==> flow/design.v <==
module MUX(input [31:0] DMAport, output reg [24:0] out0, out1, out2, out3, out4, out5);
	always @ (*) begin
		out0 = 25'b0;
		out1 = 25'b0;
		out2 = 25'b0;
		out3 = 25'b0;
		out4 = 25'b0;
		out5 = 25'b0;
		case(DMAport[2:0])
			3'b000: out0 = DMAport[31:7];
			3'b001: out1 = DMAport[31:7];
			3'b010: out2 = DMAport[31:7];
			3'b011: out3 = DMAport[31:7];
			3'b100: out4 = DMAport[31:7];
			3'b101: out5 = DMAport[31:7];
			default:;
		endcase
	end
endmodule
module Register(input clk, input rst, input enable, input [23:0] datain, output reg [23:0] dataout);
	always @ (posedge clk or posedge rst) begin
		if (rst)
			dataout <= 24'b0;
		else if(enable)
			dataout <= datain;
	end
endmodule
module Wallace_BaughWooley (
    input  signed [7:0] a,
    input  signed [7:0] b,
    output signed [15:0] prod
);
    assign prod = a * b;
endmodule
module ConvEngine (
    input         clk,
    input         rst,
    input  [31:0] DMAport,        
    input         acc_enable,     
    input         acc_clear,      
    output [31:0] result          
);
    wire [24:0] mux_out0, mux_out1, mux_out2, mux_out3, mux_out4, mux_out5;
    MUX demux (
        .DMAport(DMAport),
        .out0(mux_out0),
        .out1(mux_out1),
        .out2(mux_out2),
        .out3(mux_out3),
        .out4(mux_out4),
        .out5(mux_out5)
    );
    wire [23:0] reg_data [5:0];
    Register reg0 (
        .clk(clk),
        .rst(rst),
        .enable(mux_out0[0]),
        .datain(mux_out0[24:1]),
        .dataout(reg_data[0])
    );
    Register reg1 (
        .clk(clk),
        .rst(rst),
        .enable(mux_out1[0]),
        .datain(mux_out1[24:1]),
        .dataout(reg_data[1])
    );
    Register reg2 (
        .clk(clk),
        .rst(rst),
        .enable(mux_out2[0]),
        .datain(mux_out2[24:1]),
        .dataout(reg_data[2])
    );
    Register reg3 (
        .clk(clk),
        .rst(rst),
        .enable(mux_out3[0]),
        .datain(mux_out3[24:1]),
        .dataout(reg_data[3])
    );
    Register reg4 (
        .clk(clk),
        .rst(rst),
        .enable(mux_out4[0]),
        .datain(mux_out4[24:1]),
        .dataout(reg_data[4])
    );
    Register reg5 (
        .clk(clk),
        .rst(rst),
        .enable(mux_out5[0]),
        .datain(mux_out5[24:1]),
        .dataout(reg_data[5])
    );
    wire signed [7:0] pixel [8:0];
    wire signed [7:0] kernel [8:0];
    assign pixel[0] = reg_data[0][23:16];
    assign pixel[1] = reg_data[0][15:8];
    assign pixel[2] = reg_data[0][7:0];
    assign pixel[3] = reg_data[1][23:16];
    assign pixel[4] = reg_data[1][15:8];
    assign pixel[5] = reg_data[1][7:0];
    assign pixel[6] = reg_data[2][23:16];
    assign pixel[7] = reg_data[2][15:8];
    assign pixel[8] = reg_data[2][7:0];
    assign kernel[0] = reg_data[3][23:16];
    assign kernel[1] = reg_data[3][15:8];
    assign kernel[2] = reg_data[3][7:0];
    assign kernel[3] = reg_data[4][23:16];
    assign kernel[4] = reg_data[4][15:8];
    assign kernel[5] = reg_data[4][7:0];
    assign kernel[6] = reg_data[5][23:16];
    assign kernel[7] = reg_data[5][15:8];
    assign kernel[8] = reg_data[5][7:0];
    wire signed [15:0] prod [8:0];
    Wallace_BaughWooley mult0 (.a(pixel[0]), .b(kernel[0]), .prod(prod[0]));
    Wallace_BaughWooley mult1 (.a(pixel[1]), .b(kernel[1]), .prod(prod[1]));
    Wallace_BaughWooley mult2 (.a(pixel[2]), .b(kernel[2]), .prod(prod[2]));
    Wallace_BaughWooley mult3 (.a(pixel[3]), .b(kernel[3]), .prod(prod[3]));
    Wallace_BaughWooley mult4 (.a(pixel[4]), .b(kernel[4]), .prod(prod[4]));
    Wallace_BaughWooley mult5 (.a(pixel[5]), .b(kernel[5]), .prod(prod[5]));
    Wallace_BaughWooley mult6 (.a(pixel[6]), .b(kernel[6]), .prod(prod[6]));
    Wallace_BaughWooley mult7 (.a(pixel[7]), .b(kernel[7]), .prod(prod[7]));
    Wallace_BaughWooley mult8 (.a(pixel[8]), .b(kernel[8]), .prod(prod[8]));
    wire signed [31:0] prod_ext [8:0];
    assign prod_ext[0] = {{16{prod[0][15]}}, prod[0]};
    assign prod_ext[1] = {{16{prod[1][15]}}, prod[1]};
    assign prod_ext[2] = {{16{prod[2][15]}}, prod[2]};
    assign prod_ext[3] = {{16{prod[3][15]}}, prod[3]};
    assign prod_ext[4] = {{16{prod[4][15]}}, prod[4]};
    assign prod_ext[5] = {{16{prod[5][15]}}, prod[5]};
    assign prod_ext[6] = {{16{prod[6][15]}}, prod[6]};
    assign prod_ext[7] = {{16{prod[7][15]}}, prod[7]};
    assign prod_ext[8] = {{16{prod[8][15]}}, prod[8]};
    wire signed [31:0] sum_products;
    assign sum_products = prod_ext[0] + prod_ext[1] + prod_ext[2] +
                          prod_ext[3] + prod_ext[4] + prod_ext[5] +
                          prod_ext[6] + prod_ext[7] + prod_ext[8];
    reg signed [31:0] accumulator;
    always @(posedge clk or posedge rst) begin
        if (rst) begin
            accumulator <= 32'b0;
        end else if (acc_clear) begin
            accumulator <= 32'b0;
        end else if (acc_enable) begin
            accumulator <= accumulator + sum_products;
        end
    end
    assign result = accumulator;
endmodule
==> flow/config.mk <==
export PLATFORM = sky130hd
export DESIGN_NAME = ConvEngine
export DESIGN_NICKNAME = ConvEngine
export VERILOG_FILES = /design/flow/design.v
export SDC_FILE = /design/flow/constraint.sdc
export NUM_CORES = 4
export LEC_CHECK = 0
export CAP_MARGIN = 20
export CELL_PAD_IN_SITES_DETAIL_PLACEMENT = 0
export CORE_ASPECT_RATIO = 0.71
export CORE_MARGIN = 2
export CORE_UTILIZATION = 72
export CTS_CLUSTER_SIZE = 56
export GPL_ROUTABILITY_DRIVEN = 1
export GPL_TIMING_DRIVEN = 1
export MAX_ROUTING_LAYER = met4
export PLACE_DENSITY_LB_ADDON = 0.08
export SETUP_SLACK_MARGIN = 0.67
export SLEW_MARGIN = 40
==> flow/constraint.sdc <==
create_clock -name core_clock -period 8.44 [get_ports {clk}]
set_input_delay 1.6880 -clock core_clock [delete_from_list [all_inputs] [get_ports {clk}]]
set_output_delay 1.6880 -clock core_clock [all_outputs]
set_load 0.01 [all_outputs]
run.sh (not shown) runs the stock make flow with config.mk's settings and CLKGATE_MAP_FILE=.
The starting point finished with negative setup slack left.
==> next run, changes <==
CELL_PAD_IN_SITES_DETAIL_PLACEMENT = default   (was 0)
CORE_ASPECT_RATIO = default   (was 0.71)
CTS_CLUSTER_SIZE = default   (was 56)
GPL_ROUTABILITY_DRIVEN = default   (was 1)
GPL_TIMING_DRIVEN = default   (was 1)
PLACE_DENSITY_LB_ADDON = 0.06   (was 0.08)
SETUP_SLACK_MARGIN = 1.93   (was 0.67)
SLEW_MARGIN = 20   (was 40)
clock period = 10.0 ns   (was 8.44 ns; I/O delays follow)
What happened: The new run finished with timing, DRC and antenna clean. Area after synthesis does not change. Design area fell by about 3.7%.
==> next run, changes <==
CAP_MARGIN = 25   (was 20)
CORE_UTILIZATION = 37   (was 72)
CTS_CLUSTER_DIAMETER = 367   (was default)
CTS_CLUSTER_SIZE = 100   (was default)
MAX_ROUTING_LAYER = default   (was met4)
PLACE_DENSITY_LB_ADDON = default   (was 0.06)
SETUP_SLACK_MARGIN = default   (was 1.93)
TNS_END_PERCENT = 25   (was default)
Effect: Worst setup slack degrades by 0.57 ns. Global-route usage falls by 22 points. Cell area falls by 1.6%. Wire length falls by 7.3%.
